==> inputs of run Z <==
## top
module top(input clk, rst_raw, up, left, right, down, 
           input [15:0]switches, output dp,a,b,c,d,e,f,g, output [3:0]anode,
           output load_done, output reg fsm_done);
    wire [7:0] A, B;     
    wire [3:0] init_ram_addr, fsm_ram_addr, ram_addr;    
    wire [1:0] rf_w_addr;
    wire rf_w_en;
    wire ram_w_en, init_ram_w_en, fsm_ram_w_en;    
    wire [1:0] reg_r_addr1, reg_r_addr2, reg_r_addr3, reg_r_addr4;
    wire [7:0] init_w_ram_data, fsm_w_ram_data, 
               w_ram_data, r_ram_data;   
    wire acc_en, acc_clear;
    wire done;
    wire [3:0] pp0, pp1;  
    wire [1:0] A1, A2, B1, B2;   
    wire [4:0] acc;  
    wire [4:0] C11, C12, C21, C22;   
    wire up_clean, left_clean, rst, right_clean, down_clean;    
    reg load_en;
    reg load_button;     
    reg start_button;    
    reg C11_button, C12_button, C21_button, C22_button;  
    reg display;     
    debouncer udb(.clk(clk), .raw(up), .clean(up_clean)); 
    debouncer ldb(.clk(clk), .raw(left), .clean(left_clean)); 
    debouncer cdb(.clk(clk), .raw(rst_raw), .clean(rst));  
    debouncer rdb(.clk(clk), .raw(right), .clean(right_clean)); 
    debouncer ddb(.clk(clk), .raw(down), .clean(down_clean)); 
    load_RAM init(.clk(clk), 
                  .rst(rst), 
                  .en(load_en), 
                  .button(load_button), 
                  .matrices(switches), 
                  .write_en(init_ram_w_en), 
                  .done(load_done), 
                  .ram_addr(init_ram_addr),
                  .w_ram_data(init_w_ram_data));   
    controller fsm(.clk(clk),
                   .rst(rst),
                   .start(start_button),
                   .acc(acc),
                   .ram_addr(fsm_ram_addr),
                   .rf_w_addr(rf_w_addr),
                   .ram_w_en(fsm_ram_w_en), 
                   .rf_w_en(rf_w_en), 
                   .w_ram_data(fsm_w_ram_data), 
                   .reg_r_addr1(reg_r_addr1), 
                   .reg_r_addr2(reg_r_addr2), 
                   .reg_r_addr3(reg_r_addr3), 
                   .reg_r_addr4(reg_r_addr4),
                   .acc_en(acc_en),
                   .acc_clear(acc_clear),
                   .done(done),
                   .C11(C11), 
                   .C12(C12), 
                   .C21(C21), 
                   .C22(C22));
  ...
==> flow/config.mk <==
export PLATFORM = sky130hd
export DESIGN_NAME = top
export DESIGN_NICKNAME = top
export VERILOG_FILES = /design/flow/design.v
export SDC_FILE = /design/flow/constraint.sdc
export NUM_CORES = 4
export LEC_CHECK = 0
export ABC_AREA = 1
export CAP_MARGIN = 20
export CORE_ASPECT_RATIO = 0.69
export CORE_MARGIN = 2
export CORE_UTILIZATION = 72
export CTS_CLUSTER_DIAMETER = 400
export CTS_CLUSTER_SIZE = 100
export PLACE_DENSITY_LB_ADDON = 0.0
export SETUP_SLACK_MARGIN = 0.57
export SLEW_MARGIN = 20
export TNS_END_PERCENT = 15
==> flow/constraint.sdc <==
create_clock -name core_clock -period 1.94 [get_ports {clk}]
set_input_delay 0.3880 -clock core_clock [delete_from_list [all_inputs] [get_ports {clk}]]
set_output_delay 0.3880 -clock core_clock [all_outputs]
set_load 0.01 [all_outputs]
run.sh (not shown) runs the stock make flow with config.mk's settings and CLKGATE_MAP_FILE=.
==> run B: changes against run Z <==
ABC_AREA = not set   (was 1)
CORE_ASPECT_RATIO = not set   (was 0.69)
CORE_UTILIZATION = 40   (was 72)
CTS_CLUSTER_DIAMETER = not set   (was 400)
CTS_CLUSTER_SIZE = not set   (was 100)
PLACE_DENSITY_LB_ADDON = not set   (was 0.0)
SETUP_SLACK_MARGIN = not set   (was 0.57)
TNS_END_PERCENT = not set   (was 15)
==> flow/constraint.sdc (replaced) <==
create_clock -name core_clock -period 4.46 [get_ports {clk}]
set_input_delay 0.8920 -clock core_clock [delete_from_list [all_inputs] [get_ports {clk}]]
set_output_delay 0.8920 -clock core_clock [all_outputs]
set_load 0.01 [all_outputs]
==> out/results.ini <==
[outcome]
outcome=did not finish
stop_stage=4_1_cts
first-error=[ERROR DPL-0033] detailed placement checks failed during check placement.

[yosys]
adder_share=0.0858
syn_avg_cell_area_um2=8.34
yosys.area_share.aoi=0.116

[placed_design]
place.gp.congestion=0.911

the above is filed under run Z

==> out/results.ini <==
[outcome]
outcome=no timing/DRC/antenna violations

[yosys]
adder_share=0.0838
syn_avg_cell_area_um2=9.87
top_area_frac=0.238

[placed_design]
place.gp.congestion=0.772

the above is filed under run B


==> job 2130 <==
Starting RTL as in the previous note.
==> flow/config.mk <==
export PLATFORM = sky130hd
export DESIGN_NAME = top
export DESIGN_NICKNAME = top
export VERILOG_FILES = /design/flow/design.v
export SDC_FILE = /design/flow/constraint.sdc
export NUM_CORES = 4
export LEC_CHECK = 0
export CAP_MARGIN = 20
export CORE_ASPECT_RATIO = 0.94
export CORE_MARGIN = 2
export CORE_UTILIZATION = 70
export CTS_CLUSTER_SIZE = 91
export GPL_ROUTABILITY_DRIVEN = 1
export MAX_ROUTING_LAYER = met5
export PLACE_DENSITY_LB_ADDON = 0.13
export SLEW_MARGIN = 20
export TNS_END_PERCENT = 10
==> flow/constraint.sdc <==
create_clock -name core_clock -period 5.78 [get_ports {clk}]
set_input_delay 1.1560 -clock core_clock [delete_from_list [all_inputs] [get_ports {clk}]]
set_output_delay 1.1560 -clock core_clock [all_outputs]
set_load 0.01 [all_outputs]
==> job 6772 (differences from job 2130) <==
==> flow/config.mk (replaced) <==
export PLATFORM = sky130hd
export DESIGN_NAME = top
export DESIGN_NICKNAME = top
export VERILOG_FILES = /design/flow/design.v
export SDC_FILE = /design/flow/constraint.sdc
export NUM_CORES = 4
export LEC_CHECK = 0
export CAP_MARGIN = 20
export CORE_MARGIN = 2
export CORE_UTILIZATION = 66
export SETUP_SLACK_MARGIN = 1.5
export SLEW_MARGIN = 20
==> flow/constraint.sdc (replaced) <==
create_clock -name core_clock -period 6.6 [get_ports {clk}]
set_input_delay 1.3200 -clock core_clock [delete_from_list [all_inputs] [get_ports {clk}]]
set_output_delay 1.3200 -clock core_clock [all_outputs]
set_load 0.01 [all_outputs]
==> job 3245 (differences from job 2130) <==
==> flow/config.mk (replaced) <==
export PLATFORM = sky130hd
export DESIGN_NAME = top
export DESIGN_NICKNAME = top
export VERILOG_FILES = /design/flow/design.v
export SDC_FILE = /design/flow/constraint.sdc
export NUM_CORES = 4
export LEC_CHECK = 0
export CAP_MARGIN = 20
export CORE_MARGIN = 2
export CORE_UTILIZATION = 36
export SLEW_MARGIN = 20
==> flow/constraint.sdc (replaced) <==
create_clock -name core_clock -period 4.25 [get_ports {clk}]
set_input_delay 0.8500 -clock core_clock [delete_from_list [all_inputs] [get_ports {clk}]]
set_output_delay 0.8500 -clock core_clock [all_outputs]
set_load 0.01 [all_outputs]
==> job 6451 (differences from job 2130) <==
==> flow/config.mk (replaced) <==
export PLATFORM = sky130hd
export DESIGN_NAME = top
export DESIGN_NICKNAME = top
export VERILOG_FILES = /design/flow/design.v
export SDC_FILE = /design/flow/constraint.sdc
export NUM_CORES = 4
export LEC_CHECK = 0
export CAP_MARGIN = 20
export CORE_MARGIN = 2
export CORE_UTILIZATION = 40
export SLEW_MARGIN = 20
==> flow/constraint.sdc (replaced) <==
create_clock -name core_clock -period 4.25 [get_ports {clk}]
set_input_delay 0.8500 -clock core_clock [delete_from_list [all_inputs] [get_ports {clk}]]
set_output_delay 0.8500 -clock core_clock [all_outputs]
set_load 0.01 [all_outputs]
==> results.txt <==
Implementation run completed; key figures follow.

Floorplanning:
- After floorplanning, the die was sized to cover 0.0176 mm².
- The run puts the floorplan utilization at 71.6%.

Critical path:
- STA lists the endpoint of the worst register-to-register path as ram.mem[1][0].
- The run puts the worst endpoint data arrival time at 3.62 ns.

Status:
- The run finished with no timing, DRC or antenna violations.

Final layout:
- Per the final report, the share of cell area in clock cells is just over 6%.
- The run gives the post-route cell area as ~0.013 mm².
- The run puts the final net count at approximately 1.3k.
- The run gives the flop share of the area as between 40% and 50%.

Power and ir drop:
- The run puts the total leakage power at 0.00519 µW.
- The run gives the combinational cell fraction of total power as 39.6%.

Hold path:
- The run gives the origin of the worst min-delay path as display.

Clocking:
- The run puts the clock transition at the register clock pins on the worst setup and hold paths after CTS at 0.06 ns.

GRT:
- The via count of the first global-routing pass is 8,108.
Source of the figures above: job 2130

==> results.txt <==
Implementation run completed; key figures follow.

Final layout:
- The run gives the flop share of the area as between 40% and 50%.
- The run puts the clock network area share at 6.16%.
- The run puts the post-route cell area at ~0.013 mm².

Power and ir drop:
- The run gives the combinational cell fraction of total power as 39.5%.
- The run puts the total leakage power at 0.00520 µW.

Hold path:
- STA lists the startpoint of the worst hold path as seg.ctrl.PS[0].

Floorplanning:
- The run gives the area of the chip as 0.0187 mm².

Status:
- The run finished with no timing, DRC or antenna violations.

GRT:
- The run puts the via count of the first global-routing pass at 8,007.
Source of the figures above: job 6772

==> results.txt <==
Implementation run completed; key figures follow.

Final layout:
- The run puts the clock network area share at under 10%.
- The run gives the post-route cell area as 0.0132 mm².
- The run puts the flop share of the area at around two fifths.
- The run puts the final net count at 1,288.

Status:
- The flow ran to the end and the layout has no timing, DRC or antenna violations.

Power and ir drop:
- The run puts the combinational cell fraction of total power at 38.6%.

Hold path:
- STA lists the startpoint of the worst hold path as seg.ctrl.PS[0].

Floorplanning:
- In the floorplan report the effective utilization is 36.7%.
- The run gives the area of the chip as around 0.034 mm².

GRT:
- The via count of the first global-routing pass came to 8,076.
- The run gives the largest net degree at the start of global routing as 79.

Critical path:
- For the worst reg-to-reg path, the endpoint reported by OpenROAD is ram.mem[1][0].

Yosys:
- Sorting the Yosys area breakdown by cell type puts at the top sky130_fd_sc_hd__edfxtp_1.

Clocking:
- The run gives the clock transition at the register clock pins on the worst setup and hold paths after CTS as 0.05 ns.
Source of the figures above: job 3245

==> results.txt <==
Implementation run completed; key figures follow.

Status:
- The run finished with no timing, DRC or antenna violations.

Floorplanning:
- The run puts the floorplan utilization at 40.6%.
- The run puts the area of the chip at 0.0304 mm².

Power and ir drop:
- The run gives the combinational cell fraction of total power as between 30 and 40%.

Clocking:
- TritonCTS built the clock tree.
- Clock-pin slew was measured on the worst setup and hold paths at 0.06 ns.

Critical path:
- The run puts the worst endpoint data arrival time at 3.29 ns.
- The run gives the end of the worst register-to-register path as ram.mem[1][0].

Hold path:
- In this run the most critical hold path is launched from fsm.PS[0].

Yosys:
- The cell-mix breakdown from Yosys lists the adder-cell area share as 8.38%.

Final layout:
- For this run, the post-layout net count is 1,286.
Source of the figures above: job 6451


==> wip/garnet: inputs <==
Starting RTL as in the previous note.
Settings: LEC_CHECK=0, CAP_MARGIN=10, CELL_PAD_IN_SITES_DETAIL_PLACEMENT=1, CELL_PAD_IN_SITES_GLOBAL_PLACEMENT=2, CORE_ASPECT_RATIO=0.95, CORE_MARGIN=8, CORE_UTILIZATION=34, GPL_ROUTABILITY_DRIVEN=0, MAX_ROUTING_LAYER=met4, MIN_ROUTING_LAYER=met1, SETUP_SLACK_MARGIN=2.97, SLEW_MARGIN=25, TNS_END_PERCENT=45; clock period 10.0 ns.
==> wip/fjord (differences from wip/garnet) <==
CAP_MARGIN = 20   (was 10)
CELL_PAD_IN_SITES_DETAIL_PLACEMENT = unset   (was 1)
CELL_PAD_IN_SITES_GLOBAL_PLACEMENT = unset   (was 2)
CORE_ASPECT_RATIO = unset   (was 0.95)
CORE_MARGIN = 2   (was 8)
CORE_UTILIZATION = 70   (was 34)
CTS_CLUSTER_SIZE = 13   (was unset)
GPL_ROUTABILITY_DRIVEN = unset   (was 0)
MAX_ROUTING_LAYER = unset   (was met4)
MIN_ROUTING_LAYER = unset   (was met1)
SETUP_SLACK_MARGIN = -0.66   (was 2.97)
SLEW_MARGIN = 20   (was 25)
TNS_END_PERCENT = unset   (was 45)
==> flow/constraint.sdc (replaced) <==
create_clock -name core_clock -period 6.6 [get_ports {clk}]
set_input_delay 1.3200 -clock core_clock [delete_from_list [all_inputs] [get_ports {clk}]]
set_output_delay 1.3200 -clock core_clock [all_outputs]
set_load 0.01 [all_outputs]
==> results.txt <==
run metrics: status=finished clean, row count=between 40 and 50, combinational power=between 0.002 and 0.003 W, final setup skew=around 0.017 ns, Latency at later pin=0.52 ns, GR Util met2=a little over two fifths, fillers=1126, worst setup slack after placement=~2.5 ns
[end of results for wip/fjord]
==> results.txt <==
run metrics: status=finished clean, GR Util met2=21.50%, fillers=3781, worst setup slack after placement=roughly 5.2 ns, Latency at later pin=0.53 ns, combinational power=0.00180 W
[end of results for wip/garnet]

==> job 1112: inputs <==
Starting RTL as in the previous note.
Settings: LEC_CHECK=0, CAP_MARGIN=20, CORE_MARGIN=2, CORE_UTILIZATION=58, CTS_CLUSTER_DIAMETER=224, GPL_ROUTABILITY_DRIVEN=1, MIN_ROUTING_LAYER=met1, PLACE_DENSITY_LB_ADDON=0.16, SETUP_SLACK_MARGIN=1.44, SLEW_MARGIN=30; clock period 6.21 ns.
==> job 9392: changes against job 1112 <==
- CORE_UTILIZATION: 58 -> 72
- CTS_CLUSTER_SIZE: default -> 14
- GPL_ROUTABILITY_DRIVEN: 1 -> 0
- SETUP_SLACK_MARGIN: 1.44 -> default
- SLEW_MARGIN: 30 -> 40
==> flow/constraint.sdc (replaced) <==
create_clock -name core_clock -period 3.05 [get_ports {clk}]
set_input_delay 0.6100 -clock core_clock [delete_from_list [all_inputs] [get_ports {clk}]]
set_output_delay 0.6100 -clock core_clock [all_outputs]
set_load 0.01 [all_outputs]
==> job 8296: changes against job 1112 <==
- ABC_AREA: default -> 1
- CORE_UTILIZATION: 58 -> 72
- CTS_CLUSTER_DIAMETER: 224 -> default
- CTS_CLUSTER_SIZE: default -> 15
- GPL_ROUTABILITY_DRIVEN: 1 -> default
- MIN_ROUTING_LAYER: met1 -> default
- SETUP_SLACK_MARGIN: 1.44 -> 0.36
- SLEW_MARGIN: 30 -> 20
==> flow/constraint.sdc (replaced) <==
create_clock -name core_clock -period 2.55 [get_ports {clk}]
set_input_delay 0.5100 -clock core_clock [delete_from_list [all_inputs] [get_ports {clk}]]
set_output_delay 0.5100 -clock core_clock [all_outputs]
set_load 0.01 [all_outputs]
==> notes <==
- Synthesized area is the same in job 9392 and job 1112.
- Die size, highest first: job 1112, job 9392, job 8296.
- Register-to-register slack: job 8296 < job 9392 < job 1112.
- Sequential cell count is the same in job 9392 and job 1112.
- Of job 9392 and job 8296, job 9392 has the higher critical path depth (gap 2).
==> figures <==
| item | job 9392 | job 8296 | job 1112 |
|---|---|---|---|
| Floorplan core density | 73.4% | 74.1% | 59.5% |
| Critical path data arrival time | 3.14 ns | 2.75 ns | 3.77 ns |
| Status | complete, no violations | complete, no violations | complete, no violations |
| Share of cell area taken by muxes after synthesis | 6.26% | 0% | 6.26% |
| Comb area share | 44.8% | 41.3% | 44.7% |
| Overall power of the completed layout | 14.2 mW | 18.5 mW | 7.05 mW |
| Via count of the first global-routing pass | 8,444 | 8,994 | 8,175 |
| Routability Congestion | - | 0.918 | 0.827 |
| First-pass GRT wire length | 39,400 microns | 40,200 microns | 38,600 microns |
| Critical Path Start Type | input pin | flop | input pin |
| Logic power comb | 6.07 mW | 8.19 mW | 2.78 mW |

==> inputs of trial 76 <==
Starting RTL as in the previous note.
// top
module top(input clk, rst_raw, up, left, right, down, 
           input [15:0]switches, output dp,a,b,c,d,e,f,g, output [3:0]anode,
           output load_done, output reg fsm_done);
    wire [7:0] A, B;     
    wire [3:0] init_ram_addr, fsm_ram_addr, ram_addr;    
    wire [1:0] rf_w_addr;
    wire rf_w_en;
    wire ram_w_en, init_ram_w_en, fsm_ram_w_en;    
    wire [1:0] reg_r_addr1, reg_r_addr2, reg_r_addr3, reg_r_addr4;
    wire [7:0] init_w_ram_data, fsm_w_ram_data, 
               w_ram_data, r_ram_data;   
    wire acc_en, acc_clear;
    wire done;
    wire [3:0] pp0, pp1;  
    wire [1:0] A1, A2, B1, B2;   
    wire [4:0] acc;  
    wire [4:0] C11, C12, C21, C22;   
    wire up_clean, left_clean, rst, right_clean, down_clean;    
    reg load_en;
    reg load_button;     
    reg start_button;    
    reg C11_button, C12_button, C21_button, C22_button;  
    reg display;     
    debouncer udb(.clk(clk), .raw(up), .clean(up_clean)); 
  ...
Settings: LEC_CHECK=0, ABC_AREA=1, CAP_MARGIN=20, CORE_MARGIN=2, CORE_UTILIZATION=72, CTS_CLUSTER_DIAMETER=224, CTS_CLUSTER_SIZE=14, GPL_ROUTABILITY_DRIVEN=0, HOLD_SLACK_MARGIN=0.29, MIN_ROUTING_LAYER=met1, PLACE_DENSITY_LB_ADDON=0.16, SETUP_SLACK_MARGIN=0.31, SLEW_MARGIN=40, TNS_END_PERCENT=65; clock period 2.39 ns.
==> inputs of trial 6, as changes to trial 76 <==
- ABC_AREA: 1 -> default
- CORE_UTILIZATION: 72 -> 70
- CTS_CLUSTER_DIAMETER: 224 -> default
- CTS_CLUSTER_SIZE: 14 -> 32
- GPL_ROUTABILITY_DRIVEN: 0 -> default
- HOLD_SLACK_MARGIN: 0.29 -> default
- MIN_ROUTING_LAYER: met1 -> default
- PLACE_DENSITY_LB_ADDON: 0.16 -> default
- SETUP_SLACK_MARGIN: 0.31 -> 1.5
- SLEW_MARGIN: 40 -> 20
- TNS_END_PERCENT: 65 -> default
==> flow/constraint.sdc (replaced) <==
create_clock -name core_clock -period 6.16 [get_ports {clk}]
set_input_delay 1.2320 -clock core_clock [delete_from_list [all_inputs] [get_ports {clk}]]
set_output_delay 1.2320 -clock core_clock [all_outputs]
set_load 0.01 [all_outputs]
==> inputs of build 40, as changes to trial 76 <==
- ABC_AREA: 1 -> default
- CTS_CLUSTER_DIAMETER: 224 -> default
- CTS_CLUSTER_SIZE: 14 -> 21
- GPL_ROUTABILITY_DRIVEN: 0 -> default
- HOLD_SLACK_MARGIN: 0.29 -> default
- MIN_ROUTING_LAYER: met1 -> default
- PLACE_DENSITY_LB_ADDON: 0.16 -> default
- SETUP_SLACK_MARGIN: 0.31 -> default
- SLEW_MARGIN: 40 -> 20
- TNS_END_PERCENT: 65 -> default
==> flow/constraint.sdc (replaced) <==
create_clock -name core_clock -period 2.43 [get_ports {clk}]
set_input_delay 0.4860 -clock core_clock [delete_from_list [all_inputs] [get_ports {clk}]]
set_output_delay 0.4860 -clock core_clock [all_outputs]
set_load 0.01 [all_outputs]
==> flow_metrics.tcl <==
# flow metrics
set metrics [dict create \
    chip_area_um2 17200 \
    fin_crit_sh 1.01 \
    filler_cell_count 872 \
    synth.cells.most_frequent "sky130_fd_sc_hd__nor2_1, sky130_fd_sc_hd__dfxtp_1, sky130_fd_sc_hd__edfxtp_1, sky130_fd_sc_hd__a21oi_1" \
    violations "setup timing" \
    timing.critical_path.required_ns 2.88 \
    post_drt_wl_per_cell_um 17.4 \
    logic_area_um2 5840 \
    final.setup.worst_slack_ns -0.0188 \
    wl_met1_um 11400 \
    sw_frac_of_total 0.387 \
    p_seq_frac 0.367 \
    timing.final.setup_violations 1 \
    outcome "failed layout checks" \
    power.share.combinational 0.457 \
    hold_path_startpoint "seg.ctrl.PS[0]$_DFF_P_" \
    beginning_of_the_worst_register_to_register_path "rf.mem[2][1]$_SDFFCE_PN0P_" \
    synth_seq_share 0.469 \
]
The numbers above come from build 40.

==> flow_metrics.tcl <==
# flow metrics
set metrics [dict create \
    outcome "finished clean" \
    timing.final.setup_violations 0 \
    chip_area_um2 17600 \
    sw_frac_of_total 0.378 \
    yosys.area.top_type "sky130_fd_sc_hd__edfxtp_1" \
    final.setup.worst_slack_ns 2.71 \
    n_all_inverters 57 \
    fin_crit_sh 0.560 \
    combinational_logic_power_uw 2830 \
    timing.critical_path.required_ns 6.40 \
    hold_path_startpoint "seg.ctrl.PS[0]$_DFF_P_" \
    grt_antenna_before_repair 0 \
    p_seq_frac 0.402 \
    synth_seq_share 0.469 \
    synth.cells.most_frequent "sky130_fd_sc_hd__nor2_1, sky130_fd_sc_hd__dfxtp_1, sky130_fd_sc_hd__edfxtp_1, sky130_fd_sc_hd__a21oi_1" \
    logic_area_um2 5740 \
    filler_cell_count 1112 \
]
The numbers above come from trial 6.

==> flow_metrics.tcl <==
# flow metrics
set metrics [dict create \
    port-buffer-count 34 \
    beginning_of_the_worst_register_to_register_path "rf.mem[3][1]$_DFFE_PP_" \
    multi_input_comb_cells 968 \
    p_seq_frac 0.367 \
    synth_seq_share 0.480 \
    wl_met1_um 10900 \
    number_of_buffers_created_by_cts 20 \
    outcome "finished clean" \
    power.share.combinational 0.478 \
    flow.area_growth_from_synthesis_pct 15.8 \
    timing.final.setup_violations 0 \
    synth.cellmix.compoundShare 0.116 \
    synth.cells.most_frequent "sky130_fd_sc_hd__nand2_1, sky130_fd_sc_hd__nor2_1, sky130_fd_sc_hd__dfxtp_1, sky130_fd_sc_hd__inv_1, sky130_fd_sc_hd__a21oi_1" \
    chip_area_um2 16800 \
    logic_area_um2 5410 \
    final.setup.worst_slack_ns 0.141 \
    fin_crit_sh 0.941 \
    sw_frac_of_total 0.422 \
]
The numbers above come from trial 76.

Power is estimated from default activity; no workload was simulated.
